===== design/flow/run.sh =====
#!/bin/bash
# the make line also repeats each setting of config.mk as NAME=value (left out here)
make -C /OpenROAD-flow-scripts/flow DESIGN_CONFIG=/design/flow/config.mk WORK_HOME=/design/flow/orfs CLKGATE_MAP_FILE= finish

===== design/flow/config.mk =====
export PLATFORM = sky130hd
export DESIGN_NAME = conv_mac_unit
export DESIGN_NICKNAME = conv_mac_unit
export VERILOG_FILES = /design/flow/design.v
export SDC_FILE = /design/flow/constraint.sdc
export NUM_CORES = 4
export LEC_CHECK = 0
export ABC_AREA = 0
export CAP_MARGIN = 20
export CORE_ASPECT_RATIO = 0.82
export CORE_MARGIN = 2
export CORE_UTILIZATION = 19
export CTS_CLUSTER_SIZE = 51
export GPL_TIMING_DRIVEN = 0
export PLACE_DENSITY_LB_ADDON = 0.25
export SLEW_MARGIN = 30

===== design/flow/constraint.sdc =====
create_clock -name core_clock -period 4.73 [get_ports {aclk}]
set_input_delay 0.9460 -clock core_clock [delete_from_list [all_inputs] [get_ports {aclk}]]
set_output_delay 0.9460 -clock core_clock [all_outputs]
set_load 0.01 [all_outputs]

===== design/flow/design.v =====
`timescale 1ns / 1ps
module ram_based_shift_regs #(
    parameter integer data_width = 8,  
    parameter integer delay_n = 16,  
    parameter shift_type = "ram",  
    parameter ram_type = "lutram",  
    parameter INIT_FILE = "no_init",  
    parameter en_output_register_init = "true",  
    parameter output_register_init_v = 0,  
    parameter real simulation_delay = 1  
)(
    input wire clk,
    input wire resetn,
    input wire[data_width-1:0] shift_in,
    input wire ce,
    output wire[data_width-1:0] shift_out
);
    function integer clogb2 (input integer bit_depth);
        integer temp;
    begin
        temp = bit_depth;
        for(clogb2 = -1;temp > 0;clogb2 = clogb2 + 1)
            temp = temp >> 1;
    end
    endfunction
    reg[data_width-1:0] shift_ffs[delay_n-1:0];
    genvar shift_ffs_i;
    generate
        for(shift_ffs_i = 0;shift_ffs_i < delay_n;shift_ffs_i = shift_ffs_i + 1)
        begin:shift_ffs_blk
            if(en_output_register_init == "false")
            begin
                always @(posedge clk)
                begin
                    if(ce)
                        shift_ffs[shift_ffs_i] <= (shift_ffs_i == 0) ?
                            shift_in:shift_ffs[shift_ffs_i-1];
                end
            end
            else
            begin
                always @(posedge clk or negedge resetn)
                begin
                    if(~resetn)
                        shift_ffs[shift_ffs_i] <= output_register_init_v;
                    else if(ce)
                        shift_ffs[shift_ffs_i] <= (shift_ffs_i == 0) ?
                            shift_in:shift_ffs[shift_ffs_i-1];
                end
            end
        end
    endgenerate
    assign shift_out = shift_ffs[delay_n-1];
endmodule
`timescale 1ns / 1ps
module add_tree_2_4_8_16_32 #(
    parameter integer add_input_n = 16,  
	parameter integer add_width = 32,  
	parameter real simulation_delay = 1  
)(
	input wire aclk,
	input wire aresetn,
	input wire aclken,
	input wire[add_input_n*add_width-1:0] add_in,
	input wire add_in_vld,
	output wire signed[add_width+5-1:0] add_out,
	output wire add_out_vld
);
	wire signed[add_width-1:0] add_s0_in[0:31];
	wire add_s0_in_vld;
	reg signed[add_width+1-1:0] add_s0_out[0:15];
	reg add_s0_out_vld;
	genvar add_s0_i;
	generate
		for(add_s0_i = 0;add_s0_i < 16;add_s0_i = add_s0_i + 1)
		begin:add_s0_blk
			always @(posedge aclk)
			begin
				if(aclken & add_s0_in_vld)
					add_s0_out[add_s0_i] <= add_s0_in[add_s0_i*2] + add_s0_in[add_s0_i*2+1];
			end
		end
	endgenerate
	always @(posedge aclk or negedge aresetn)
	begin
		if(~aresetn)
			add_s0_out_vld <= 1'b0;
		else if(aclken)
			add_s0_out_vld <= add_s0_in_vld;
	end
	wire signed[add_width+1-1:0] add_s1_in[0:15];
	wire add_s1_in_vld;
	reg signed[add_width+2-1:0] add_s1_out[0:7];
	reg add_s1_out_vld;
	genvar add_s1_i;
	generate
		for(add_s1_i = 0;add_s1_i < 8;add_s1_i = add_s1_i + 1)
		begin:add_s1_blk
			always @(posedge aclk)
			begin
				if(aclken & add_s1_in_vld)
					add_s1_out[add_s1_i] <= add_s1_in[add_s1_i*2] + add_s1_in[add_s1_i*2+1];
			end
		end
	endgenerate
	always @(posedge aclk or negedge aresetn)
	begin
		if(~aresetn)
			add_s1_out_vld <= 1'b0;
		else if(aclken)
			add_s1_out_vld <= add_s1_in_vld;
	end
	wire signed[add_width+2-1:0] add_s2_in[0:7];
	wire add_s2_in_vld;
	reg signed[add_width+3-1:0] add_s2_out[0:3];
	reg add_s2_out_vld;
	genvar add_s2_i;
	generate
		for(add_s2_i = 0;add_s2_i < 4;add_s2_i = add_s2_i + 1)
		begin:add_s2_blk
			always @(posedge aclk)
			begin
				if(aclken & add_s2_in_vld)
					add_s2_out[add_s2_i] <= add_s2_in[add_s2_i*2] + add_s2_in[add_s2_i*2+1];
			end
		end
	endgenerate
	always @(posedge aclk or negedge aresetn)
	begin
		if(~aresetn)
			add_s2_out_vld <= 1'b0;
		else if(aclken)
			add_s2_out_vld <= add_s2_in_vld;
	end
	wire signed[add_width+3-1:0] add_s3_in[0:3];
	wire add_s3_in_vld;
	reg signed[add_width+4-1:0] add_s3_out[0:1];
	reg add_s3_out_vld;
	genvar add_s3_i;
	generate
		for(add_s3_i = 0;add_s3_i < 2;add_s3_i = add_s3_i + 1)
		begin:add_s3_blk
			always @(posedge aclk)
			begin
				if(aclken & add_s3_in_vld)
					add_s3_out[add_s3_i] <= add_s3_in[add_s3_i*2] + add_s3_in[add_s3_i*2+1];
			end
		end
	endgenerate
	always @(posedge aclk or negedge aresetn)
	begin
		if(~aresetn)
			add_s3_out_vld <= 1'b0;
		else if(aclken)
			add_s3_out_vld <= add_s3_in_vld;
	end
	wire signed[add_width+4-1:0] add_s4_in[0:1];
	wire add_s4_in_vld;
	reg signed[add_width+5-1:0] add_s4_out;
	reg add_s4_out_vld;
	assign add_out = add_s4_out;
	assign add_out_vld = add_s4_out_vld;
	always @(posedge aclk)
	begin
		if(aclken & add_s4_in_vld)
			add_s4_out <= add_s4_in[0] + add_s4_in[1];
	end
	always @(posedge aclk or negedge aresetn)
	begin
		if(~aresetn)
			add_s4_out_vld <= 1'b0;
		else if(aclken)
			add_s4_out_vld <= add_s4_in_vld;
	end
	genvar add_s0_in_i;
	generate
		for(add_s0_in_i = 0;add_s0_in_i < 32;add_s0_in_i = add_s0_in_i + 1)
		begin:add_s0_in_blk
			if(add_input_n == 32)
				assign add_s0_in[add_s0_in_i] = $signed(add_in[(add_s0_in_i+1)*add_width-1:add_s0_in_i*add_width]);
			else
				assign add_s0_in[add_s0_in_i] = {add_width{1'bx}};
		end
	endgenerate
	genvar add_s1_in_i;
	generate
		for(add_s1_in_i = 0;add_s1_in_i < 16;add_s1_in_i = add_s1_in_i + 1)
		begin:add_s1_in_blk
			if(add_input_n == 16)
				assign add_s1_in[add_s1_in_i] = $signed(add_in[(add_s1_in_i+1)*add_width-1:add_s1_in_i*add_width]);
			else
				assign add_s1_in[add_s1_in_i] = add_s0_out[add_s1_in_i];
		end
	endgenerate
	genvar add_s2_in_i;
	generate
		for(add_s2_in_i = 0;add_s2_in_i < 8;add_s2_in_i = add_s2_in_i + 1)
		begin:add_s2_in_blk
			if(add_input_n == 8)
				assign add_s2_in[add_s2_in_i] = $signed(add_in[(add_s2_in_i+1)*add_width-1:add_s2_in_i*add_width]);
			else
				assign add_s2_in[add_s2_in_i] = add_s1_out[add_s2_in_i];
		end
	endgenerate
	genvar add_s3_in_i;
	generate
		for(add_s3_in_i = 0;add_s3_in_i < 4;add_s3_in_i = add_s3_in_i + 1)
		begin:add_s3_in_blk
			if(add_input_n == 4)
				assign add_s3_in[add_s3_in_i] = $signed(add_in[(add_s3_in_i+1)*add_width-1:add_s3_in_i*add_width]);
			else
				assign add_s3_in[add_s3_in_i] = add_s2_out[add_s3_in_i];
		end
	endgenerate
	genvar add_s4_in_i;
	generate
		for(add_s4_in_i = 0;add_s4_in_i < 2;add_s4_in_i = add_s4_in_i + 1)
		begin:add_s4_in_blk
			if(add_input_n == 2)
				assign add_s4_in[add_s4_in_i] = $signed(add_in[(add_s4_in_i+1)*add_width-1:add_s4_in_i*add_width]);
			else
				assign add_s4_in[add_s4_in_i] = add_s3_out[add_s4_in_i];
		end
	endgenerate
	assign add_s0_in_vld = (add_input_n == 32) ? add_in_vld:1'b0;
	assign add_s1_in_vld = (add_input_n == 16) ? add_in_vld:add_s0_out_vld;
	assign add_s2_in_vld = (add_input_n == 8) ? add_in_vld:add_s1_out_vld;
	assign add_s3_in_vld = (add_input_n == 4) ? add_in_vld:add_s2_out_vld;
	assign add_s4_in_vld = (add_input_n == 2) ? add_in_vld:add_s3_out_vld;
endmodule
`timescale 1ns / 1ps
module max_tree_2_4_8_16_32 #(
    parameter integer cmp_input_n = 4,  
	parameter integer cmp_width = 4,  
	parameter real simulation_delay = 1  
)(
	input wire aclk,
	input wire aresetn,
	input wire aclken,
	input wire[cmp_input_n*cmp_width-1:0] cmp_in,
	input wire cmp_in_vld,
	output wire signed[cmp_width-1:0] cmp_out,
	output wire cmp_out_vld
);
	wire signed[cmp_width-1:0] cmp_in_arr[0:31];
	wire[31:0] cmp_in_mask;
	genvar cmp_in_i;
	generate
		for(cmp_in_i = 0;cmp_in_i < 32;cmp_in_i = cmp_in_i + 1)
		begin:cmp_in_blk
			assign cmp_in_arr[cmp_in_i] = 
				((cmp_in_i % (32/cmp_input_n)) == 0) ? 
					cmp_in[((cmp_in_i/(32/cmp_input_n))+1)*cmp_width-1:(cmp_in_i/(32/cmp_input_n))*cmp_width]:
					{1'b1, {(cmp_width-1){1'b0}}};
			assign cmp_in_mask[cmp_in_i] = 
				((cmp_in_i % (32/cmp_input_n)) == 0) ? 
					1'b1:
					1'b0;
		end
	endgenerate
	wire signed[cmp_width-1:0] cmp_s1_res[0:15];
	wire[15:0] cmp_s1_mask;
	wire signed[cmp_width-1:0] cmp_s2_res[0:7];
	wire[7:0] cmp_s2_mask;
	reg signed[cmp_width-1:0] cmp_s3_res[0:3];
	reg[3:0] cmp_s3_mask;
	reg cmp_in_vld_d1;
	genvar cmp_s1_i;
	generate
		for(cmp_s1_i = 0;cmp_s1_i < 16;cmp_s1_i = cmp_s1_i + 1)
		begin:cmp_s1_blk
			assign cmp_s1_res[cmp_s1_i] = 
				(cmp_in_mask[cmp_s1_i*2] & (cmp_in_arr[cmp_s1_i*2] > cmp_in_arr[cmp_s1_i*2+1])) ? 
					cmp_in_arr[cmp_s1_i*2]:
					cmp_in_arr[cmp_s1_i*2+1];
			assign cmp_s1_mask[cmp_s1_i] = 
				cmp_in_mask[cmp_s1_i*2] | cmp_in_mask[cmp_s1_i*2+1];
		end
	endgenerate
	genvar cmp_s2_i;
	generate
		for(cmp_s2_i = 0;cmp_s2_i < 8;cmp_s2_i = cmp_s2_i + 1)
		begin:cmp_s2_blk
			assign cmp_s2_res[cmp_s2_i] = 
				(cmp_s1_mask[cmp_s2_i*2] & (cmp_s1_res[cmp_s2_i*2] > cmp_s1_res[cmp_s2_i*2+1])) ? 
					cmp_s1_res[cmp_s2_i*2]:
					cmp_s1_res[cmp_s2_i*2+1];
			assign cmp_s2_mask[cmp_s2_i] = 
				cmp_s1_mask[cmp_s2_i*2] | cmp_s1_mask[cmp_s2_i*2+1];
		end
	endgenerate
	genvar cmp_s3_i;
	generate
		for(cmp_s3_i = 0;cmp_s3_i < 4;cmp_s3_i = cmp_s3_i + 1)
		begin:cmp_s3_blk
			always @(posedge aclk)
			begin
				if(aclken & cmp_in_vld)
				begin
					cmp_s3_res[cmp_s3_i] <= 
						(cmp_s2_mask[cmp_s3_i*2] & (cmp_s2_res[cmp_s3_i*2] > cmp_s2_res[cmp_s3_i*2+1])) ? 
							cmp_s2_res[cmp_s3_i*2]:
							cmp_s2_res[cmp_s3_i*2+1];
					cmp_s3_mask[cmp_s3_i] <= 
						cmp_s2_mask[cmp_s3_i*2] | cmp_s2_mask[cmp_s3_i*2+1];
				end
			end
		end
	endgenerate
	always @(posedge aclk or negedge aresetn)
	begin
		if(~aresetn)
			cmp_in_vld_d1 <= 1'b0;
		else if(aclken)
			cmp_in_vld_d1 <= cmp_in_vld;
	end
	wire signed[cmp_width-1:0] cmp_s4_res[0:1];
	wire[1:0] cmp_s4_mask;
	reg signed[cmp_width-1:0] cmp_s5_res;
	reg cmp_in_vld_d2;
	assign cmp_s4_res[0] = 
		(cmp_s3_mask[0] & (cmp_s3_res[0] > cmp_s3_res[1])) ? 
			cmp_s3_res[0]:
			cmp_s3_res[1];
	assign cmp_s4_res[1] = 
		(cmp_s3_mask[2] & (cmp_s3_res[2] > cmp_s3_res[3])) ? 
			cmp_s3_res[2]:
			cmp_s3_res[3];
	assign cmp_s4_mask[0] = cmp_s3_mask[0] | cmp_s3_mask[1];
	assign cmp_s4_mask[1] = cmp_s3_mask[2] | cmp_s3_mask[3];
	always @(posedge aclk)
	begin
		if(aclken & cmp_in_vld_d1)
			cmp_s5_res <= 
				(cmp_s4_mask[0] & (cmp_s4_res[0] > cmp_s4_res[1])) ? 
					cmp_s4_res[0]:
					cmp_s4_res[1];
	end
	always @(posedge aclk or negedge aresetn)
	begin
		if(~aresetn)
			cmp_in_vld_d2 <= 1'b0;
		else if(aclken)
			cmp_in_vld_d2 <= cmp_in_vld_d1;
	end
	assign cmp_out = cmp_s5_res;
	assign cmp_out_vld = cmp_in_vld_d2;
endmodule
`timescale 1ns / 1ps
module signed_mul #(
	parameter integer op_a_width = 16,  
	parameter integer op_b_width = 16,  
	parameter integer output_width = 32,  
	parameter en_in_reg = "false",  
	parameter en_out_reg = "false",  
	parameter real simulation_delay = 1  
)(
	input wire clk,
	input wire ce_in_reg,
	input wire ce_mul,
	input wire ce_out_reg,
	input wire signed[op_a_width-1:0] op_a,
	input wire signed[op_b_width-1:0] op_b,
	output wire signed[output_width-1:0] res
);
	reg signed[op_a_width-1:0] op_a_r;
	reg signed[op_b_width-1:0] op_b_r;
	always @(posedge clk)
	begin
		if(ce_in_reg)
		begin
			op_a_r <= op_a;
			op_b_r <= op_b;
		end
	end
	wire signed[op_a_width-1:0] mul_in1;
	wire signed[op_b_width-1:0] mul_in2;
	reg signed[(op_a_width+op_b_width)-1:0] mul_res;
	assign mul_in1 = (en_in_reg == "false") ? op_a:op_a_r;
	assign mul_in2 = (en_in_reg == "false") ? op_b:op_b_r;
	always @(posedge clk)
	begin
		if(ce_mul)
			mul_res <= mul_in1 * mul_in2;
	end
	reg signed[(op_a_width+op_b_width)-1:0] res_r;
	assign res = (en_out_reg == "false") ? mul_res:res_r;
	always @(posedge clk)
	begin
		if(ce_out_reg)
			res_r <= mul_res;
	end
endmodule
`timescale 1ns / 1ps
module conv_mac_cell #(
	parameter integer ATOMIC_C = 4,  
	parameter EN_SMALL_FP16 = "true",  
	parameter integer INFO_ALONG_WIDTH = 2,  
	parameter real SIM_DELAY = 1  
)(
	input wire aclk,
	input wire aresetn,
	input wire aclken,
	input wire[1:0] calfmt,  
	input wire[ATOMIC_C*16-1:0] mac_in_ftm,  
	input wire[ATOMIC_C*16-1:0] mac_in_wgt,  
	input wire mac_in_ftm_masked,  
	input wire[INFO_ALONG_WIDTH-1:0] mac_in_info_along,  
	input wire mac_in_valid,  
	output wire[7:0] mac_out_exp,  
	output wire signed[39:0] mac_out_frac,  
	output wire[INFO_ALONG_WIDTH-1:0] mac_out_info_along,  
	output wire mac_out_valid,  
	output wire[ATOMIC_C*16-1:0] mul_op_a,  
	output wire[ATOMIC_C*16-1:0] mul_op_b,  
	output wire mul_ce,  
	input wire[ATOMIC_C*32-1:0] mul_res  
);
    function integer clogb2(input integer bit_depth);
    begin
		if(bit_depth == 0)
			clogb2 = 0;
		else
		begin
			for(clogb2 = -1;bit_depth > 0;clogb2 = clogb2 + 1)
				bit_depth = bit_depth >> 1;
		end
    end
    endfunction
	localparam CAL_FMT_INT8 = 2'b00;
	localparam CAL_FMT_INT16 = 2'b01;
	localparam CAL_FMT_FP16 = 2'b10;
	wire mul_ce_inner;
	wire signed[15:0] mul_op_a_arr[0:ATOMIC_C-1];  
	wire signed[15:0] mul_op_b_arr[0:ATOMIC_C-1];  
	reg mul_ce_inner_d1;
	reg signed[15:0] mul_op_a_arr_d1[0:ATOMIC_C-1];  
	reg signed[15:0] mul_op_b_arr_d1[0:ATOMIC_C-1];  
	wire signed[31:0] mul_res_arr[0:ATOMIC_C-1];  
	assign mul_ce = aclken & mul_ce_inner_d1;
	genvar mul_i;
	generate
		for(mul_i = 0;mul_i < ATOMIC_C;mul_i = mul_i + 1)
		begin:mul_blk
			assign mul_op_a[mul_i*16+15:mul_i*16] = mul_op_a_arr_d1[mul_i];
			assign mul_op_b[mul_i*16+15:mul_i*16] = mul_op_b_arr_d1[mul_i];
			assign mul_res_arr[mul_i] = $signed(mul_res[mul_i*32+31:mul_i*32]);
			always @(posedge aclk)
			begin
				if(aclken & mul_ce_inner)
				begin
					mul_op_a_arr_d1[mul_i] <= mul_op_a_arr[mul_i];
					mul_op_b_arr_d1[mul_i] <= mul_op_b_arr[mul_i];
				end
			end
		end
	endgenerate
	always @(posedge aclk or negedge aresetn)
	begin
		if(~aresetn)
			mul_ce_inner_d1 <= 1'b0;
		else if(aclken)
			mul_ce_inner_d1 <= mul_ce_inner;
	end
	wire[15:0] mac_in_ftm_arr[0:ATOMIC_C-1];  
	wire[15:0] mac_in_wgt_arr[0:ATOMIC_C-1];  
	genvar mac_in_i;
	generate
		for(mac_in_i = 0;mac_in_i < ATOMIC_C;mac_in_i = mac_in_i + 1)
		begin:mac_in_blk
			assign mac_in_ftm_arr[mac_in_i] = mac_in_ftm[mac_in_i*16+15:mac_in_i*16];
			assign mac_in_wgt_arr[mac_in_i] = mac_in_wgt[mac_in_i*16+15:mac_in_i*16];
		end
	endgenerate
	wire signed[31:0] add_tree_in_arr[0:ATOMIC_C-1];
	wire[ATOMIC_C*32-1:0] add_tree_in;
	wire add_tree_in_mask;
	wire add_tree_in_valid;
	wire signed[36:0] add_tree_out;
	wire add_tree_out_mask;
	wire add_tree_out_valid;
	genvar add_tree_in_i;
	generate
		for(add_tree_in_i = 0;add_tree_in_i < ATOMIC_C;add_tree_in_i = add_tree_in_i + 1)
		begin:add_tree_in_blk
			assign add_tree_in[add_tree_in_i*32+31:add_tree_in_i*32] = add_tree_in_arr[add_tree_in_i];
		end
	endgenerate
	generate
		if(ATOMIC_C != 1)
		begin
			add_tree_2_4_8_16_32 #(
				.add_input_n(ATOMIC_C),
				.add_width(32),
				.simulation_delay(SIM_DELAY)
			)add_tree_u(
				.aclk(aclk),
				.aresetn(aresetn),
				.aclken(aclken),
				.add_in(add_tree_in),
				.add_in_vld(add_tree_in_valid),
				.add_out(add_tree_out),
				.add_out_vld(add_tree_out_valid)
			);
			ram_based_shift_regs #(
				.data_width(1),
				.delay_n(clogb2(ATOMIC_C)),
				.shift_type("ff"),
				.en_output_register_init("true"),
				.simulation_delay(SIM_DELAY)
			)delay_for_mask_along_with_add_tree_u(
				.clk(aclk),
				.resetn(aresetn),
				.shift_in(add_tree_in_mask),
				.ce(aclken),
				.shift_out(add_tree_out_mask)
			);
		end
		else
		begin
			assign add_tree_out = $signed(add_tree_in);
			assign add_tree_out_mask = add_tree_in_mask;
			assign add_tree_out_valid = add_tree_in_valid;
		end
	endgenerate
	reg mac_in_valid_d1;  
	reg mac_in_valid_d2;  
	reg mac_in_valid_d3;  
	reg mac_in_valid_d4;  
	always @(posedge aclk or negedge aresetn)
	begin
		if(~aresetn)
			{mac_in_valid_d4, mac_in_valid_d3, mac_in_valid_d2, mac_in_valid_d1} <= 4'b0000;
		else if(aclken)
			{mac_in_valid_d4, mac_in_valid_d3, mac_in_valid_d2, mac_in_valid_d1} <= 
				{mac_in_valid_d3, mac_in_valid_d2, mac_in_valid_d1, mac_in_valid};
	end
	reg mac_in_ftm_masked_d1;  
	reg mac_in_ftm_masked_d2;  
	reg mac_in_ftm_masked_d3;  
	reg mac_in_ftm_masked_d4;  
	always @(posedge aclk)
	begin
		if(aclken & mac_in_valid)
			mac_in_ftm_masked_d1 <= mac_in_ftm_masked;
	end
	always @(posedge aclk)
	begin
		if(aclken & mac_in_valid_d1)
			mac_in_ftm_masked_d2 <= mac_in_ftm_masked_d1;
	end
	always @(posedge aclk)
	begin
		if(aclken & mac_in_valid_d2)
			mac_in_ftm_masked_d3 <= mac_in_ftm_masked_d2;
	end
	always @(posedge aclk)
	begin
		if(aclken & mac_in_valid_d3)
			mac_in_ftm_masked_d4 <= mac_in_ftm_masked_d3;
	end
	wire signed[15:0] mul_op_a_int16_arr[0:ATOMIC_C-1];  
	wire signed[15:0] mul_op_b_int16_arr[0:ATOMIC_C-1];  
	wire mul_ce_int16;  
	wire signed[31:0] add_tree_in_int16_arr[0:ATOMIC_C-1];
	wire add_tree_in_int16_mask;
	wire add_tree_in_int16_valid;
	wire signed[39:0] mac_out_frac_int16;  
	wire mac_out_int16_mask;
	wire mac_out_int16_valid;
	assign mul_ce_int16 = mac_in_valid & (~mac_in_ftm_masked);
	assign add_tree_in_int16_mask = mac_in_ftm_masked_d2;
	assign add_tree_in_int16_valid = mac_in_valid_d2;
	assign mac_out_frac_int16 = {{3{add_tree_out[36]}}, add_tree_out};
	assign mac_out_int16_mask = add_tree_out_mask;
	assign mac_out_int16_valid = add_tree_out_valid;
	genvar cal_int16_i;
	generate
		for(cal_int16_i = 0;cal_int16_i < ATOMIC_C;cal_int16_i = cal_int16_i + 1)
		begin:cal_int16_blk
			assign mul_op_a_int16_arr[cal_int16_i] = $signed(mac_in_ftm_arr[cal_int16_i]);
			assign mul_op_b_int16_arr[cal_int16_i] = $signed(mac_in_wgt_arr[cal_int16_i]);
			assign add_tree_in_int16_arr[cal_int16_i] = mul_res_arr[cal_int16_i];
		end
	endgenerate
	wire signed[15:0] mul_op_a_fp16_arr[0:ATOMIC_C-1];  
	wire signed[15:0] mul_op_b_fp16_arr[0:ATOMIC_C-1];  
	wire mul_ce_fp16;  
	wire signed[31:0] add_tree_in_fp16_arr[0:ATOMIC_C-1];
	wire add_tree_in_fp16_mask;
	wire add_tree_in_fp16_valid;
	wire signed[4:0] max_cmp_tree_in_arr[0:ATOMIC_C-1];  
	wire[ATOMIC_C*5-1:0] max_cmp_tree_in;  
	wire max_cmp_tree_in_valid;  
	wire signed[4:0] max_cmp_tree_out;  
	wire[7:0] mac_out_exp_fp16;  
	wire signed[39:0] mac_out_frac_fp16;  
	wire mac_out_fp16_mask;
	wire mac_out_fp16_valid;
	wire fp16_s_f[0:ATOMIC_C-1];  
	wire[4:0] fp16_e_f[0:ATOMIC_C-1];  
	wire[9:0] fp16_m_f[0:ATOMIC_C-1];  
	wire fp16_s_w[0:ATOMIC_C-1];  
	wire[4:0] fp16_e_w[0:ATOMIC_C-1];  
	wire[9:0] fp16_m_w[0:ATOMIC_C-1];  
	wire[13:0] fp16_mts_f[0:ATOMIC_C-1];  
	wire[13:0] fp16_mts_w[0:ATOMIC_C-1];  
	reg fp16_mtso_sign[0:ATOMIC_C-1];  
	reg fp16_mtso_sign_d1[0:ATOMIC_C-1];  
	reg[3:0] fp16_e_h3_f_add_w[0:ATOMIC_C-1];  
	reg[3:0] fp16_e_h3_f_add_w_d1[0:ATOMIC_C-1];  
	reg[3:0] fp16_e_h3_f_add_w_d2[0:ATOMIC_C-1];  
	wire[3:0] fp16_func;  
	reg[3:0] fp16_func_d1;  
	wire[5:0] fp16_set[0:ATOMIC_C-1];  
	reg signed[28:0] fp16_signed_mtso[0:ATOMIC_C-1];  
	reg signed[28:0] fp16_shifted_mtso[0:ATOMIC_C-1];  
	assign mul_ce_fp16 = mac_in_valid & (~mac_in_ftm_masked);
	assign add_tree_in_fp16_mask = mac_in_ftm_masked_d4;
	assign add_tree_in_fp16_valid = mac_in_valid_d4;
	assign max_cmp_tree_in_valid = (calfmt == CAL_FMT_FP16) & mac_in_valid_d1 & (~mac_in_ftm_masked_d1);
	assign mac_out_frac_fp16 = {{3{add_tree_out[36]}}, add_tree_out};
	assign mac_out_fp16_mask = add_tree_out_mask;
	assign mac_out_fp16_valid = add_tree_out_valid;
	assign fp16_func = max_cmp_tree_out[3:0];
	genvar fp16_in_i;
	generate
		for(fp16_in_i = 0;fp16_in_i < ATOMIC_C;fp16_in_i = fp16_in_i + 1)
		begin:fp16_in_blk
			assign {fp16_s_f[fp16_in_i], fp16_e_f[fp16_in_i], fp16_m_f[fp16_in_i]} = 
				mac_in_ftm_arr[fp16_in_i];
			assign {fp16_s_w[fp16_in_i], fp16_e_w[fp16_in_i], fp16_m_w[fp16_in_i]} = 
				mac_in_wgt_arr[fp16_in_i];
		end
	endgenerate
	genvar fp16_mts_i;
	generate
		for(fp16_mts_i = 0;fp16_mts_i < ATOMIC_C;fp16_mts_i = fp16_mts_i + 1)
		begin:fp16_mts_blk
			assign fp16_mts_f[fp16_mts_i] = 
				{3'b000, (EN_SMALL_FP16 == "false") | (fp16_e_f[fp16_mts_i] != 5'b00000), fp16_m_f[fp16_mts_i]} << 
					(
						((EN_SMALL_FP16 == "false") | (fp16_e_f[fp16_mts_i] != 5'b00000)) ? 
							fp16_e_f[fp16_mts_i][1:0]:
							2'b01
					);
			assign fp16_mts_w[fp16_mts_i] = 
				{3'b000, (EN_SMALL_FP16 == "false") | (fp16_e_w[fp16_mts_i] != 5'b00000), fp16_m_w[fp16_mts_i]} << 
					(
						((EN_SMALL_FP16 == "false") | (fp16_e_w[fp16_mts_i] != 5'b00000)) ? 
							fp16_e_w[fp16_mts_i][1:0]:
							2'b01
					);
		end
	endgenerate
	genvar fp16_mtso_sign_i;
	generate
		for(fp16_mtso_sign_i = 0;fp16_mtso_sign_i < ATOMIC_C;fp16_mtso_sign_i = fp16_mtso_sign_i + 1)
		begin:fp16_mtso_sign_blk
			always @(posedge aclk)
			begin
				if(aclken & (calfmt == CAL_FMT_FP16) & mac_in_valid & (~mac_in_ftm_masked))
					fp16_mtso_sign[fp16_mtso_sign_i] <= fp16_s_f[fp16_mtso_sign_i] ^ fp16_s_w[fp16_mtso_sign_i];
			end
			always @(posedge aclk)
			begin
				if(aclken & (calfmt == CAL_FMT_FP16) & mac_in_valid_d1 & (~mac_in_ftm_masked_d1))
					fp16_mtso_sign_d1[fp16_mtso_sign_i] <= fp16_mtso_sign[fp16_mtso_sign_i];
			end
		end
	endgenerate
	genvar fp16_mts_mul_i;
	generate
		for(fp16_mts_mul_i = 0;fp16_mts_mul_i < ATOMIC_C;fp16_mts_mul_i = fp16_mts_mul_i + 1)
		begin:fp16_mts_mul_blk
			assign mul_op_a_fp16_arr[fp16_mts_mul_i] = {2'b00, fp16_mts_f[fp16_mts_mul_i]};
			assign mul_op_b_fp16_arr[fp16_mts_mul_i] = {2'b00, fp16_mts_w[fp16_mts_mul_i]};
		end
	endgenerate
	genvar fp16_e_h3_f_add_w_i;
	generate
		for(fp16_e_h3_f_add_w_i = 0;fp16_e_h3_f_add_w_i < ATOMIC_C;fp16_e_h3_f_add_w_i = fp16_e_h3_f_add_w_i + 1)
		begin:fp16_e_h3_f_add_w_blk
			always @(posedge aclk)
			begin
				if(aclken & (calfmt == CAL_FMT_FP16) & mac_in_valid & (~mac_in_ftm_masked))
					fp16_e_h3_f_add_w[fp16_e_h3_f_add_w_i] <= 
						fp16_e_f[fp16_e_h3_f_add_w_i][4:2] + fp16_e_w[fp16_e_h3_f_add_w_i][4:2];
			end
			always @(posedge aclk)
			begin
				if(aclken & (calfmt == CAL_FMT_FP16) & mac_in_valid_d1 & (~mac_in_ftm_masked_d1))
					fp16_e_h3_f_add_w_d1[fp16_e_h3_f_add_w_i] <= 
						fp16_e_h3_f_add_w[fp16_e_h3_f_add_w_i];
			end
			always @(posedge aclk)
			begin
				if(aclken & (calfmt == CAL_FMT_FP16) & mac_in_valid_d2 & (~mac_in_ftm_masked_d2))
					fp16_e_h3_f_add_w_d2[fp16_e_h3_f_add_w_i] <= 
						fp16_e_h3_f_add_w_d1[fp16_e_h3_f_add_w_i];
			end
		end
	endgenerate
	genvar fp16_signed_mtso_i;
	generate
		for(fp16_signed_mtso_i = 0;fp16_signed_mtso_i < ATOMIC_C;fp16_signed_mtso_i = fp16_signed_mtso_i + 1)
		begin:fp16_signed_mtso_blk
			always @(posedge aclk)
			begin
				if(aclken & (calfmt == CAL_FMT_FP16) & mac_in_valid_d2 & (~mac_in_ftm_masked_d2))
					fp16_signed_mtso[fp16_signed_mtso_i] <= 
						fp16_mtso_sign_d1[fp16_signed_mtso_i] ? 
							({1'b1, ~mul_res_arr[fp16_signed_mtso_i][27:0]} + 1'b1):
							{1'b0, mul_res_arr[fp16_signed_mtso_i][27:0]};
			end
		end
	endgenerate
	genvar max_cmp_tree_in_i;
	generate
		for(max_cmp_tree_in_i = 0;max_cmp_tree_in_i < ATOMIC_C;max_cmp_tree_in_i = max_cmp_tree_in_i + 1)
		begin:max_cmp_tree_in_blk
			assign max_cmp_tree_in_arr[max_cmp_tree_in_i] = 
				{1'b0, fp16_e_h3_f_add_w[max_cmp_tree_in_i]};
			assign max_cmp_tree_in[max_cmp_tree_in_i*5+4:max_cmp_tree_in_i*5] = 
				max_cmp_tree_in_arr[max_cmp_tree_in_i];
		end
	endgenerate
	generate
		if(ATOMIC_C != 1)
		begin
			max_tree_2_4_8_16_32 #(
				.cmp_input_n(ATOMIC_C),
				.cmp_width(5),
				.simulation_delay(SIM_DELAY)
			)max_tree_u(
				.aclk(aclk),
				.aresetn(aresetn),
				.aclken(aclken),
				.cmp_in(max_cmp_tree_in),
				.cmp_in_vld(max_cmp_tree_in_valid),
				.cmp_out(max_cmp_tree_out),
				.cmp_out_vld()
			);
		end
		else
		begin
			reg[4:0] max_cmp_tree_in_d1;  
			reg[4:0] max_cmp_tree_in_d2;  
			reg max_cmp_tree_in_valid_d1;  
			reg max_cmp_tree_in_valid_d2;  
			assign max_cmp_tree_out = max_cmp_tree_in_d2;
			always @(posedge aclk or negedge aresetn)
			begin
				if(~aresetn)
					{max_cmp_tree_in_valid_d2, max_cmp_tree_in_valid_d1} <= 2'b00;
				else if(aclken)
					{max_cmp_tree_in_valid_d2, max_cmp_tree_in_valid_d1} <= 
						{max_cmp_tree_in_valid_d1, max_cmp_tree_in_valid};
			end
			always @(posedge aclk)
			begin
				if(aclken & max_cmp_tree_in_valid)
					max_cmp_tree_in_d1 <= max_cmp_tree_in;
			end
			always @(posedge aclk)
			begin
				if(aclken & max_cmp_tree_in_valid_d1)
					max_cmp_tree_in_d2 <= max_cmp_tree_in_d1;
			end
		end
	endgenerate
	genvar fp16_shifted_mtso_i;
	generate
		for(fp16_shifted_mtso_i = 0;fp16_shifted_mtso_i < ATOMIC_C;fp16_shifted_mtso_i = fp16_shifted_mtso_i + 1)
		begin:fp16_shifted_mtso_blk
			assign fp16_set[fp16_shifted_mtso_i] = 
				{fp16_func - fp16_e_h3_f_add_w_d2[fp16_shifted_mtso_i], 2'b00};
			always @(posedge aclk)
			begin
				if(aclken & (calfmt == CAL_FMT_FP16) & mac_in_valid_d3 & (~mac_in_ftm_masked_d3))
				begin
					if(fp16_set[fp16_shifted_mtso_i] >= 6'd32)
						fp16_shifted_mtso[fp16_shifted_mtso_i] <= 29'd0;
					else
						fp16_shifted_mtso[fp16_shifted_mtso_i] <= 
							(fp16_set[fp16_shifted_mtso_i] == 6'd0) ? fp16_signed_mtso[fp16_shifted_mtso_i]:
							(fp16_set[fp16_shifted_mtso_i] == 6'd4)  ? {
																	       {4{fp16_signed_mtso[fp16_shifted_mtso_i][28]}}, 
																		   fp16_signed_mtso[fp16_shifted_mtso_i][28:4]
																	   }:
							(fp16_set[fp16_shifted_mtso_i] == 6'd8)  ? {
																	       {8{fp16_signed_mtso[fp16_shifted_mtso_i][28]}}, 
																		   fp16_signed_mtso[fp16_shifted_mtso_i][28:8]
																	   }:
							(fp16_set[fp16_shifted_mtso_i] == 6'd12) ? {
																	       {12{fp16_signed_mtso[fp16_shifted_mtso_i][28]}}, 
																		   fp16_signed_mtso[fp16_shifted_mtso_i][28:12]
																	   }:
							(fp16_set[fp16_shifted_mtso_i] == 6'd16) ? {
																	       {16{fp16_signed_mtso[fp16_shifted_mtso_i][28]}}, 
																		   fp16_signed_mtso[fp16_shifted_mtso_i][28:16]
																	   }:
							(fp16_set[fp16_shifted_mtso_i] == 6'd20) ? {
																	       {20{fp16_signed_mtso[fp16_shifted_mtso_i][28]}}, 
																		   fp16_signed_mtso[fp16_shifted_mtso_i][28:20]
																	   }:
							(fp16_set[fp16_shifted_mtso_i] == 6'd24) ? {
																	       {24{fp16_signed_mtso[fp16_shifted_mtso_i][28]}}, 
																		   fp16_signed_mtso[fp16_shifted_mtso_i][28:24]
																	   }:
																	   {
																	       {28{fp16_signed_mtso[fp16_shifted_mtso_i][28]}}, 
																		   fp16_signed_mtso[fp16_shifted_mtso_i][28:28]
																	   };
				end
			end
		end
	endgenerate
	genvar fp16_chn_acumm_i;
	generate
		for(fp16_chn_acumm_i = 0;fp16_chn_acumm_i < ATOMIC_C;fp16_chn_acumm_i = fp16_chn_acumm_i + 1)
		begin:fp16_chn_acumm_blk
			assign add_tree_in_fp16_arr[fp16_chn_acumm_i] = 
				{{3{fp16_shifted_mtso[fp16_chn_acumm_i][28]}}, fp16_shifted_mtso[fp16_chn_acumm_i]};
		end
	endgenerate
	generate
		if(ATOMIC_C != 1)
		begin
			ram_based_shift_regs #(
				.data_width(8),
				.delay_n(clogb2(ATOMIC_C)),
				.shift_type("ff"),
				.en_output_register_init("true"),
				.simulation_delay(SIM_DELAY)
			)delay_for_fp16_func_u(
				.clk(aclk),
				.resetn(aresetn),
				.shift_in({2'b00, fp16_func_d1, 2'b00}),
				.ce(aclken & (calfmt == CAL_FMT_FP16)),
				.shift_out(mac_out_exp_fp16)
			);
		end
		else
		begin
			assign mac_out_exp_fp16 = {2'b00, fp16_func_d1, 2'b00};
		end
	endgenerate
	always @(posedge aclk)
	begin
		if(aclken & (calfmt == CAL_FMT_FP16) & mac_in_valid_d3 & (~mac_in_ftm_masked_d3))
			fp16_func_d1 <= fp16_func;
	end
	assign mul_ce_inner = 
		((calfmt == CAL_FMT_FP16) & mul_ce_fp16) | 
		((calfmt == CAL_FMT_INT16) & mul_ce_int16);
	genvar mul_reuse_i;
	generate
		for(mul_reuse_i = 0;mul_reuse_i < ATOMIC_C;mul_reuse_i = mul_reuse_i + 1)
		begin:mul_reuse_blk
			assign mul_op_a_arr[mul_reuse_i] = 
				(calfmt == CAL_FMT_FP16) ? 
					mul_op_a_fp16_arr[mul_reuse_i]:
					mul_op_a_int16_arr[mul_reuse_i];
			assign mul_op_b_arr[mul_reuse_i] = 
				(calfmt == CAL_FMT_FP16) ? 
					mul_op_b_fp16_arr[mul_reuse_i]:
					mul_op_b_int16_arr[mul_reuse_i];
		end
	endgenerate
	assign add_tree_in_mask = 
		aclken & (
			((calfmt == CAL_FMT_FP16) & add_tree_in_fp16_mask) | 
			((calfmt == CAL_FMT_INT16) & add_tree_in_int16_mask)
		);
	assign add_tree_in_valid = 
		aclken & (
			((calfmt == CAL_FMT_FP16) & add_tree_in_fp16_valid) | 
			((calfmt == CAL_FMT_INT16) & add_tree_in_int16_valid)
		);
	genvar add_tree_reuse_i;
	generate
		for(add_tree_reuse_i = 0;add_tree_reuse_i < ATOMIC_C;add_tree_reuse_i = add_tree_reuse_i + 1)
		begin:add_tree_reuse_blk
			assign add_tree_in_arr[add_tree_reuse_i] = 
				(calfmt == CAL_FMT_FP16) ? 
					add_tree_in_fp16_arr[add_tree_reuse_i]:
					add_tree_in_int16_arr[add_tree_reuse_i];
		end
	endgenerate
	wire[INFO_ALONG_WIDTH-1:0] mac_out_info_along_fp16;  
	wire[INFO_ALONG_WIDTH-1:0] mac_out_info_along_int16;  
	assign mac_out_exp = 
		((calfmt == CAL_FMT_FP16) & (~mac_out_fp16_mask)) ? 
			mac_out_exp_fp16:
			8'd24;
	assign mac_out_frac = 
		(calfmt == CAL_FMT_FP16) ? 
			(mac_out_fp16_mask ? 40'd0:mac_out_frac_fp16):
			(mac_out_int16_mask ? 40'd0:mac_out_frac_int16);
	assign mac_out_info_along = 
		(calfmt == CAL_FMT_FP16) ? 
			mac_out_info_along_fp16:
			mac_out_info_along_int16;
	assign mac_out_valid = 
		aclken & (
			((calfmt == CAL_FMT_FP16) & mac_out_fp16_valid) | 
			((calfmt == CAL_FMT_INT16) & mac_out_int16_valid)
		);
	ram_based_shift_regs #(
		.data_width(INFO_ALONG_WIDTH),
		.delay_n(2+clogb2(ATOMIC_C)),
		.shift_type("ff"),
		.en_output_register_init("true"),
		.simulation_delay(SIM_DELAY)
	)delay_for_info_along_int16_u(
		.clk(aclk),
		.resetn(aresetn),
		.shift_in(mac_in_info_along),
		.ce(aclken),
		.shift_out(mac_out_info_along_int16)
	);
	ram_based_shift_regs #(
		.data_width(INFO_ALONG_WIDTH),
		.delay_n(2),
		.shift_type("ff"),
		.en_output_register_init("true"),
		.simulation_delay(SIM_DELAY)
	)delay_for_info_along_fp16_u(
		.clk(aclk),
		.resetn(aresetn),
		.shift_in(mac_out_info_along_int16),
		.ce(aclken & (calfmt == CAL_FMT_FP16)),
		.shift_out(mac_out_info_along_fp16)
	);
endmodule
`timescale 1ns / 1ps
module conv_mac_unit (
	input wire aclk,
	input wire aresetn,
	input wire aclken,
	input wire[1:0] calfmt,
	input wire[8*16-1:0] mac_in_ftm,
	input wire[8*16-1:0] mac_in_wgt,
	input wire mac_in_ftm_masked,
	input wire[1:0] mac_in_info_along,
	input wire mac_in_valid,
	output wire[7:0] mac_out_exp,
	output wire[39:0] mac_out_frac,
	output wire[1:0] mac_out_info_along,
	output wire mac_out_valid
);
	localparam integer ATOMIC_C = 8;
	wire[ATOMIC_C*16-1:0] mul_op_a;
	wire[ATOMIC_C*16-1:0] mul_op_b;
	wire mul_ce;
	wire[ATOMIC_C*32-1:0] mul_res;
	conv_mac_cell #(
		.ATOMIC_C(ATOMIC_C),
		.EN_SMALL_FP16("true"),
		.INFO_ALONG_WIDTH(2),
		.SIM_DELAY(0)
	)mac_cell_u(
		.aclk(aclk),
		.aresetn(aresetn),
		.aclken(aclken),
		.calfmt(calfmt),
		.mac_in_ftm(mac_in_ftm),
		.mac_in_wgt(mac_in_wgt),
		.mac_in_ftm_masked(mac_in_ftm_masked),
		.mac_in_info_along(mac_in_info_along),
		.mac_in_valid(mac_in_valid),
		.mac_out_exp(mac_out_exp),
		.mac_out_frac(mac_out_frac),
		.mac_out_info_along(mac_out_info_along),
		.mac_out_valid(mac_out_valid),
		.mul_op_a(mul_op_a),
		.mul_op_b(mul_op_b),
		.mul_ce(mul_ce),
		.mul_res(mul_res)
	);
	genvar mul_i;
	generate
		for(mul_i = 0;mul_i < ATOMIC_C;mul_i = mul_i + 1)
		begin:mul_blk
			signed_mul #(
				.op_a_width(16),
				.op_b_width(16),
				.output_width(32),
				.en_in_reg("false"),
				.en_out_reg("false"),
				.simulation_delay(0)
			)mul_u(
				.clk(aclk),
				.ce_in_reg(1'b0),
				.ce_mul(mul_ce),
				.ce_out_reg(1'b0),
				.op_a(mul_op_a[mul_i*16+15:mul_i*16]),
				.op_b(mul_op_b[mul_i*16+15:mul_i*16]),
				.res(mul_res[mul_i*32+31:mul_i*32])
			);
		end
	endgenerate
endmodule

==> run_results.csv, run 1 <==
group,metric,value,unit
outcome,status,"failed layout checks",
outcome,so.violations,"setup timing",
timing,finalHoldViolCount,0,
die,die_x,1010,um
worst_setup_path,end_kind,"register",
placement,dp.cells,27400,
synth,aoi_share,10.6,%
grt,antenna_found_initial,122,
die,fp.dieArea,831000,um^2
timing,fin_skew,81.3,ps
hold_path,worstHoldPathType,"reg2reg",
synth,ys_sh_mux,1.71,%
die,rows,301,
synth,synthDominantCellAreaShare,27.1,%
synth,synthTopLogicFamily,"adder cells",
synth,ys_async_sr_fraction,2.72,%
grt,grt-ovfl-total,0,
timing,setup_slack,-1770,ps
final_layout,final_cells,28500,
worst_setup_path,cp_data_arrival_time,7160,ps
power_and_ir_drop,swShare,46.4,%
cts,clock-sinks,1395,
final_layout,area_delta_synth_final,24.6,%
die,io_pins,316,
worst_setup_path,r2r_end,"mul_blk[7].mul_u.mul_res[30]$_DFFE_PP_",
die,fp_util,19.1,%
cts,cts_tree,"yes",
cts,clk_pin_slew,60,ps
synth,synth-edff-count,1357,
flow_run,maxCapViolCount,0,
power_and_ir_drop,pg_clk,13800,uW
synth,simple_gate_area_share,14.3,%
worst_setup_path,crit_fanout,5,
worst_setup_path,cp.buffers_inverters,3,
route,avgRoutedWirePerCell,22.3,um
power_and_ir_drop,power.group.top,"combinational logic",
power_and_ir_drop,comb_power,117000,uW
worst_setup_path,rr_worst_depth,21,
synth,ys_warn_count,32,
die,fp.dieH,826,um
synth,top_cell,"inv_1",
power_and_ir_drop,power_density,779,nW/um^2
synth,fa_ha_area_share,34.9,%
route,routed_via_density,4.28,
worst_setup_path,path_class,"reg2reg",
synth,netlist_area,156000,um^2
synth,common_cells,"inv_1 (2565), nand2_1 (2241), fa_1 (2119)",
worst_setup_path,r2r_slack,-1770,ps
cts,ctsLongestPathBuffers,4,
worst_setup_path,worstReg2RegStart,"mac_cell_u.mul_op_b_arr_d1[7][13]$_DFFE_PP_",
power_and_ir_drop,internal-power,81500,uW
cts,ctsRootBufferMaster,"clkbuf_16",
worst_setup_path,max_stage_delay,630,ps
grt,grt_pass1_wl,907000,um
placement,io_buffer_count,309,
worst_setup_path,crit_start,"mac_cell_u.mul_op_b_arr_d1[7][13]$_DFFE_PP_",
timing,finalCritPeriodShare,137,%
route,ant_nets,0,
synth,postSynthAreaPerCell,9.77,um^2
cts,insertion_delay,930,ps
synth,ys_types,91,
route,drc_errors,0,
worst_setup_path,crit_required,5390,ps
power_and_ir_drop,ir_worst_vdd,1.45,mV
route,wl,635000,um
power_and_ir_drop,clock_power_share,9.1,%
worst_setup_path,critPathSlowestCell,"fa_2",
hold_path,holdPathStages,0,
hold_path,min_to,"mac_cell_u.fp16_e_h3_f_add_w_d2[3][0]$_DFFE_PP_",
worst_setup_path,crit_path_cell_trace,"buf_4 > and2_1 > fa_1 > fa_1 > fa_2 > fa_2 > fa_1 > inv_2 > fa_2 > inv_2 > ha_4 > a21o_1 > a21o_1 > a21oi_2 > o21ai_2 > a21oi_2 > o21ai_2 > or4_4 > a31o_4 > a21oi_2 > xnor2_1",
timing,worst_pin_slew,1070,ps
timing,max_freq,154,MHz
worst_setup_path,crit_cells,21,
worst_setup_path,startpoint_type,"register",
timing,period_needed,6500,ps
placement,hpwlAfterDp,514000,um
placement,gp_congestion,0.904,
synth,netlist_instances,16000,
placement,place_area,176000,um^2
worst_setup_path,cpLargestDelayFamily,"adder cells",
power_and_ir_drop,p_comb_share,77.0,%
timing,rsz0062_at_grt,"yes",
route,dr.pass1.iters,8,
route,vias,122000,
final_layout,stdcell_area,195000,um^2
synth,ys_seq_share,26.7,%
grt,track_usage,15.0,%
synth,flop_cell,"edfxtp_1",
synth,xor_share,4.15,%
route,drt_iter0_drc,9984,
timing,relSlewSlack,26.8,%
die,core-area,820000,um^2
cts,htreeDepth,4,
worst_setup_path,setup.worst_path.end,"mul_blk[7].mul_u.mul_res[30]$_DFFE_PP_",
hold_path,min_from,"mac_cell_u.fp16_e_h3_f_add_w_d1[3][0]$_DFFE_PP_",
final_layout,finalNetCount,20800,
power_and_ir_drop,p_sw,70400,uW
power_and_ir_drop,seq_power_share,13.9,%
synth,largest_area_cell,"fa_1",
grt,grt_pass1_vias,126000,
synth,ys_cells,16000,
power_and_ir_drop,leakage,0.0821,uW
timing,slew_viol_final,0,
flow_run,tool_warnings,30,
cts,cts_buffers,174,
power_and_ir_drop,p_seq,21100,uW
synth,area_leaders,"fa_1 (27%), edfxtp_1 (26%), ha_1 (7.8%)",
timing,setup_viol,201,
synth,yosys-stat-area,156000,um^2
synth,synth-seq-cells,1395,
grt,grt_start_max_net_pins,49,
-- routing by layer --
metal  part of all wire [%]  up-vias  track usage, %
met5                 0.0044        -               0
met4                    4.8        4            6.42
met1                     44    62300            20.1
met3                    5.8      746            2.20
li1                       -    55300               -
met2                     45     3578            23.9
-- area by class of cell --
cell class / count / area (um^2)
antenna: 54 / 135
buffer: 608 / 4260
clock inverter: 113 / 1160
inverter: 2565 / 9640
timing repair buffer: 1235 / 12400
tap: 10900 / 13600
clock buffer: 206 / 4570
sequential: 1395 / 41700
fill: 88600 / 625000
multi-input combinational: 11400 / 107000
-- metrics by stage --
step	hold WS [ps]	util (%)	power [uW]	worst slack, ps	TNS [ps]
after floorplan	400	-	81400	-3510	-2533050
after global placement	401	21.1	108000	-9110	-8961930
after detailed placement	405	21.5	108000	-3290	-606250
after CTS	409	23.5	146000	-1770	-189750
after global routing	424	23.8	165000	-1950	-229270
final	412	23.8	152000	-1770	-192850
-- what timing repair did --
item                       in CTS  in global routing
setup endpoints to repair     310                221
hold buffers                    1                  0
hold endpoints to repair       18                  0
setup buffers                 628                146
gates cloned                    7                  2
pin swaps                     605                350
gates resized                1598                362
==> run 2, diff against run 1 <==
- ABC_AREA: 0 -> unset
- CORE_ASPECT_RATIO: 0.82 -> unset
- CORE_UTILIZATION: 19 -> 72
- CTS_CLUSTER_SIZE: 51 -> unset
- GPL_TIMING_DRIVEN: 0 -> unset
- PLACE_DENSITY: unset -> 0.92
- PLACE_DENSITY_LB_ADDON: 0.25 -> unset
- SETUP_SLACK_MARGIN: unset -> 1.65
- SLEW_MARGIN: 30 -> 20
- clock period: 4.73 -> 5.88 ns (I/O delays scaled with it)
==> run 2 against run 1 <==
Against the previous run:
- the flow now stops in global routing
- die size fell by 73%
- synthesized cell count did not move
- area after synthesis did not move
==> run_results.csv, run 2 <==
group,metric,value,unit
synth,xor_share,4.15,%
synth,ys_async_sr_fraction,2.72,%
cts,ctsHoldBuffers,0,
placement,place_area,170000,um^2
synth,largest_area_cell,"fa_1",
synth,ys_types,91,
synth,netlist_instances,16000,
placement,post-place-ws,-713,ps
synth,ys_seq_share,26.7,%
die,rows,171,
placement,hpwlAfterDp,356000,um
synth,synthDominantCellAreaShare,27.1,%
placement,gp_congestion,1.01,
synth,ys_cells,16000,
cts,cts_buffers,158,
synth,synth-edff-count,1357,
die,fp.dieArea,221000,um^2
die,die_x,470,um
synth,common_cells,"inv_1 (2565), nand2_1 (2241), fa_1 (2119)",
synth,yosys-stat-area,156000,um^2
synth,ys_sh_mux,1.71,%
synth,postSynthAreaPerCell,9.77,um^2
die,io_pins,316,
grt,grt-ovfl-total,72,
synth,netlist_area,156000,um^2
synth,fa_ha_area_share,34.9,%
die,fp_util,72.2,%
synth,aoi_share,10.6,%
die,fp.dieH,470,um
cts,clock-sinks,1395,
cts,ctsRootBufferMaster,"clkbuf_16",
grt,track_usage,72.7,%
synth,synth-seq-cells,1395,
cts,htreeDepth,4,
synth,flop_cell,"edfxtp_1",
placement,io_buffer_count,311,
outcome,status,"stopped before the end",
synth,area_leaders,"fa_1 (27%), edfxtp_1 (26%), ha_1 (7.8%)",
synth,simple_gate_area_share,14.3,%
outcome,error,"[ERROR GRT-0232] Routing congestion too high. Check the congestion heatmap in the GUI.",
synth,top_cell,"inv_1",
outcome,stop_stage,"global routing",
synth,ys_warn_count,32,
cts,ctsLongestPathBuffers,3,
die,core-area,217000,um^2
synth,synthTopLogicFamily,"adder cells",
run 2: per-layer routing:
layer | global-route usage [%] | overflow
met5 | 44.8 | 3
met4 | 71.1 | 28
met3 | 60.6 | 19
met2 | 86.6 | 20
met1 | 71.7 | 2
run 2: through the flow:
stage / util [%] / std cells
CTS: 83.8 / 20300
detailed placement: 78.4 / 19700
global placement: 78.4 / 19700
floorplan: - / 16000
run 2: what timing repair did:
action | in CTS
setup endpoints to repair | 324
pin swaps | 638
buffers inserted | 335
gates resized | 1000
gates cloned | 1
==> run 3, diff against run 2 <==
- CAP_MARGIN: 20 -> 5
- CTS_CLUSTER_DIAMETER: unset -> 92
- PLACE_DENSITY: 0.92 -> 0.64
- SETUP_SLACK_MARGIN: 1.65 -> 1.62
- clock period: 5.88 -> 6.62 ns (I/O delays scaled with it)
==> run 3 against run 2 <==
Against the previous run:
- the layout now fails its checks (setup timing)
- synthesized cell count did not move
- die size is the same
- area after synthesis did not move
==> run_results.csv, run 3 <==
group,metric,value,unit
flow_run,tool_warnings,41,
final_layout,final_cells,19800,
grt,grt_pass1_wl,728000,um
synth,fa_ha_area_share,34.9,%
power_and_ir_drop,clock_power_share,9.2,%
synth,synth-edff-count,1357,
die,fp_util,72.2,%
cts,clk_pin_slew,70,ps
cts,cts_tree,"yes",
synth,xor_share,4.15,%
outcome,so.violations,"setup timing",
final_layout,area_delta_synth_final,13.2,%
route,avgRoutedWirePerCell,24.9,um
timing,fin_skew,49.7,ps
outcome,status,"failed layout checks",
route,ant_nets,0,
grt,grt_start_max_net_pins,120,
worst_setup_path,cpMostUsedCell,"fa_1",
synth,top_cell,"inv_1",
synth,synthTopLogicFamily,"adder cells",
worst_setup_path,max_stage_delay,750,ps
synth,common_cells,"inv_1 (2565), nand2_1 (2241), fa_1 (2119)",
timing,rsz0062_at_grt,"yes",
worst_setup_path,rr_worst_depth,23,
route,wl,494000,um
route,drt_iter0_drc,17300,
placement,hpwlAfterDp,348000,um
final_layout,final_util,81.8,%
worst_setup_path,crit_fanout,6,
power_and_ir_drop,p_sw,48700,uW
worst_setup_path,cp.buffers_inverters,6,
route,dr.pass1.iters,17,
cts,clock-sinks,1395,
placement,place_area,164000,um^2
timing,relSlewSlack,23.1,%
placement,io_buffer_count,311,
synth,ys_cells,16000,
cts,ctsRootBufferMaster,"clkbuf_16",
timing,finalHoldViolCount,0,
hold_path,min_to,"mac_cell_u.fp16_e_h3_f_add_w_d2[7][1]$_DFFE_PP_",
worst_setup_path,crit_start,"mac_cell_u.mul_op_a_arr_d1[0][7]$_DFFE_PP_",
synth,ys_types,91,
synth,simple_gate_area_share,14.3,%
die,rows,171,
cts,cts_buffers,162,
synth,ys_seq_share,26.7,%
timing,slew_viol_final,0,
synth,yosys-stat-area,156000,um^2
power_and_ir_drop,seq_power_share,14.8,%
worst_setup_path,end_kind,"register",
power_and_ir_drop,totalPowerFinal,102000,uW
cts,htreeDepth,4,
synth,synthDominantCellAreaShare,27.1,%
grt,grt_pass1_vias,132000,
timing,period_needed,7010,ps
die,io_pins,316,
worst_setup_path,setup.worst_path.end,"mul_blk[0].mul_u.mul_res[30]$_DFFE_PP_",
synth,ys_sh_mux,1.71,%
grt,track_usage,42.5,%
route,drc_errors,0,
timing,setup_slack,-386,ps
hold_path,holdPathStages,0,
synth,ys_warn_count,32,
synth,flop_cell,"edfxtp_1",
timing,setup_viol,22,
power_and_ir_drop,power_density,574,nW/um^2
synth,area_leaders,"fa_1 (27%), edfxtp_1 (26%), ha_1 (7.8%)",
synth,largest_area_cell,"fa_1",
placement,gp_congestion,1.02,
hold_path,worstHoldPathType,"reg2reg",
timing,fin_hold_ws,414,ps
synth,synth-seq-cells,1395,
grt,antenna_found_initial,34,
worst_setup_path,startpoint_type,"register",
final_layout,stdcell_area,177000,um^2
power_and_ir_drop,power.group.top,"combinational logic",
worst_setup_path,r2r_slack,-390,ps
power_and_ir_drop,p_comb_share,76.1,%
timing,max_freq,143,MHz
power_and_ir_drop,swShare,48.0,%
worst_setup_path,critPathSlowestCell,"fa_1",
worst_setup_path,cp_data_arrival_time,7600,ps
final_layout,finalNetCount,20200,
hold_path,min_from,"mac_cell_u.fp16_e_h3_f_add_w_d1[7][1]$_DFFE_PP_",
worst_setup_path,crit_required,7210,ps
worst_setup_path,crit_path_cell_trace,"buf_4 > and2_4 > fa_1 > inv_2 > fa_1 > fa_1 > fa_1 > inv_2 > fa_1 > inv_1 > fa_1 > inv_2 > ha_4 > buf_4 > a21o_1 > a21oi_1 > nand2_1 > a21oi_4 > nand4b_1 > a21boi_2 > o31ai_4 > nand2b_1 > nand3_1",
power_and_ir_drop,pg_clk,9320,uW
worst_setup_path,crit_cells,23,
worst_setup_path,r2r_end,"mul_blk[0].mul_u.mul_res[30]$_DFFE_PP_",
worst_setup_path,path_class,"reg2reg",
synth,netlist_area,156000,um^2
flow_run,maxCapViolCount,0,
cts,insertion_delay,870,ps
synth,netlist_instances,16000,
power_and_ir_drop,p_seq,15000,uW
grt,grt-ovfl-total,0,
power_and_ir_drop,internal-power,52900,uW
die,core-area,217000,um^2
timing,worst_pin_slew,1150,ps
worst_setup_path,cpLargestDelayFamily,"adder cells",
cts,ctsLongestPathBuffers,3,
power_and_ir_drop,comb_power,77300,uW
synth,aoi_share,10.6,%
timing,finalCritPeriodShare,106,%
route,routed_via_density,6.47,
power_and_ir_drop,leakage,0.0790,uW
power_and_ir_drop,ir_worst_vdd,1.13,mV
die,fp.dieArea,221000,um^2
die,die_x,470,um
worst_setup_path,worstReg2RegStart,"mac_cell_u.mul_op_a_arr_d1[0][7]$_DFFE_PP_",
die,fp.dieH,470,um
route,vias,128000,
placement,dp.cells,18900,
synth,ys_async_sr_fraction,2.72,%
synth,postSynthAreaPerCell,9.77,um^2
run 3: final cells by class:
class	count	area, um^2
antenna	13	32.5
clock buffer	178	4210
clock inverter	117	1180
fill	12000	39400
inverter	2565	9630
multi-input combinational	11400	106000
sequential	1395	41700
tap	2854	3570
timing repair buffer	1274	11300
run 3: through the flow:
step	setup slack, ps	TNS, ps
floorplan	-2000	-1247190
global placement	-93.0	-93.0
detailed placement	-133	-343
CTS	411	0
global route	-440	-4960
finish	-386	-4400
run 3: routing by layer:
layer	global-route usage [%]	up-vias	part of all wire, %
li1	-	54000	-
met1	54.0	61900	34
met2	67.6	9485	45
met3	9.75	2824	12
met4	24.4	38	8.0
met5	0	-	0.065
run 3: repair_timing:
action | 4_1_cts | 5_1_grt
buffers inserted | 418 | 151
endpoints found under the setup margin | 200 | 280
gates resized | 412 | 350
pin swaps | 255 | 273
cloned | 1 | 2
hold buffers | 0 | 0
==> run 4, diff against run 3 <==
- CAP_MARGIN: 5 -> 20
- CTS_CLUSTER_DIAMETER: 92 -> unset
- PLACE_DENSITY: 0.64 -> 0.91
- SETUP_SLACK_MARGIN: 1.62 -> 1.76
- clock period: 6.62 -> 5.88 ns (I/O delays scaled with it)
==> run 4 against run 3 <==
Against the previous run:
- area after synthesis unchanged
- die size stayed put
- the flow now stops in global routing
- synthesized cell count is the same
==> run_results.csv, run 4 <==
group,metric,value,unit
placement,hpwlAfterDp,357000,um
outcome,status,"stopped before the end",
synth,yosys-stat-area,156000,um^2
synth,top_cell,"inv_1",
outcome,stop_stage,"global routing",
cts,ctsRootBufferMaster,"clkbuf_16",
die,die_x,470,um
placement,gp_congestion,1.01,
cts,clock-sinks,1395,
die,core-area,217000,um^2
cts,htreeDepth,4,
synth,synth-edff-count,1357,
cts,cts_buffers,156,
synth,fa_ha_area_share,34.9,%
synth,ys_sh_mux,1.71,%
synth,synthTopLogicFamily,"adder cells",
cts,ctsLongestPathBuffers,3,
synth,simple_gate_area_share,14.3,%
placement,io_buffer_count,311,
synth,largest_area_cell,"fa_1",
grt,track_usage,69.1,%
outcome,error,"[ERROR GRT-0232] Routing congestion too high. Check the congestion heatmap in the GUI.",
die,fp.dieArea,221000,um^2
placement,post-place-ws,-727,ps
synth,postSynthAreaPerCell,9.77,um^2
synth,area_leaders,"fa_1 (27%), edfxtp_1 (26%), ha_1 (7.8%)",
synth,ys_warn_count,32,
die,io_pins,316,
synth,synth-seq-cells,1395,
grt,grt-ovfl-total,168,
synth,common_cells,"inv_1 (2565), nand2_1 (2241), fa_1 (2119)",
synth,ys_async_sr_fraction,2.72,%
synth,ys_seq_share,26.7,%
synth,netlist_instances,16000,
synth,netlist_area,156000,um^2
die,fp_util,72.2,%
die,rows,171,
synth,synthDominantCellAreaShare,27.1,%
synth,flop_cell,"edfxtp_1",
die,fp.dieH,470,um
synth,ys_types,91,
synth,aoi_share,10.6,%
synth,ys_cells,16000,
synth,xor_share,4.15,%
run 4: per-layer routing:
metal / track usage, % / overflow
met1: 69.0 / 2
met2: 85.7 / 69
met3: 54.6 / 13
met4: 65.2 / 84
met5: 34.0 / 0
run 4: through the flow:
stage | std cells | setup TNS [ps] | area, um^2
3_5_place_dp | 19700 | -33390 | 170000
2_1_floorplan | 16000 | -1704430 | 157000
3_3_place_gp | 19700 | -14840 | 170000
4_1_cts | 20300 | -10350 | 182000
run 4: timing repair:
item | in CTS
gates resized | 1009
gates cloned | 1
hold buffers | 0
pin swaps | 639
buffers inserted | 342
setup endpoints to repair | 328
==> run 5, diff against run 4 <==
- CAP_MARGIN: 20 -> 0
- CORE_ASPECT_RATIO: unset -> 0.85
- CTS_CLUSTER_DIAMETER: unset -> 29
- CTS_CLUSTER_SIZE: unset -> 19
- GPL_ROUTABILITY_DRIVEN: unset -> 1
- PLACE_DENSITY: 0.91 -> unset
- PLACE_DENSITY_LB_ADDON: unset -> 0.01
- SETUP_SLACK_MARGIN: 1.76 -> 0.94
- clock period: 5.88 -> 3.89 ns (I/O delays scaled with it)
==> run 5 against run 4 <==
Against the previous run:
- the run again fails in global routing
- die size barely moved
- area after synthesis is the same
- synthesized cell count is the same
==> run_results.csv, run 5 <==
group,metric,value,unit
synth,fa_ha_area_share,34.9,%
synth,top_cell,"inv_1",
synth,ys_sh_mux,1.71,%
die,fp.dieH,434,um
synth,largest_area_cell,"fa_1",
synth,ys_warn_count,32,
cts,ctsLongestPathBuffers,4,
synth,netlist_instances,16000,
synth,xor_share,4.15,%
synth,simple_gate_area_share,14.3,%
synth,aoi_share,10.6,%
synth,ys_async_sr_fraction,2.72,%
outcome,stop_stage,"global routing",
synth,ys_cells,16000,
die,fp_util,72.5,%
grt,track_usage,57.1,%
synth,synth-seq-cells,1395,
cts,ctsHoldBuffers,0,
die,io_pins,316,
placement,hpwlAfterDp,383000,um
synth,synthTopLogicFamily,"adder cells",
die,fp.dieArea,221000,um^2
synth,flop_cell,"edfxtp_1",
synth,area_leaders,"fa_1 (27%), edfxtp_1 (26%), ha_1 (7.8%)",
synth,ys_types,91,
synth,postSynthAreaPerCell,9.77,um^2
synth,yosys-stat-area,156000,um^2
die,die_x,510,um
cts,htreeDepth,5,
die,rows,157,
synth,common_cells,"inv_1 (2565), nand2_1 (2241), fa_1 (2119)",
outcome,status,"stopped before the end",
placement,gp_congestion,1.02,
synth,netlist_area,156000,um^2
cts,cts_buffers,286,
outcome,error,"[ERROR GRT-0116] Global routing finished with congestion. Check the congestion regions in the DRC Viewer.",
placement,io_buffer_count,311,
synth,synthDominantCellAreaShare,27.1,%
synth,synth-edff-count,1357,
grt,grt-ovfl-total,56,
synth,ys_seq_share,26.7,%
cts,clock-sinks,1395,
cts,ctsRootBufferMaster,"clkbuf_16",
die,core-area,216000,um^2
## run 5: routing by layer
metal	GRT overflow	global-route usage, %
met1	4	61.9
met5	0	6.39
met2	22	80.6
met3	8	31.2
met4	22	48.4
## run 5: repair_timing
action	4_1_cts
resized	979
endpoints found under the setup margin	702
buffers inserted	311
pin swaps	597
gates cloned	1
## run 5: per-stage QoR
| stage | power, uW | setup WS [ps] | area (um^2) | instances | hold slack [ps] |
|---|---|---|---|---|---|
| floorplan | 98900 | -4180 | 157000 | 16000 | 400 |
| global placement | 148000 | -2750 | 176000 | 20500 | 401 |
| detailed placement | 156000 | -2900 | 176000 | 20500 | 405 |
| CTS | 211000 | -2470 | 192000 | 21300 | 64.3 |
Power and IR drop assume default switching activity.
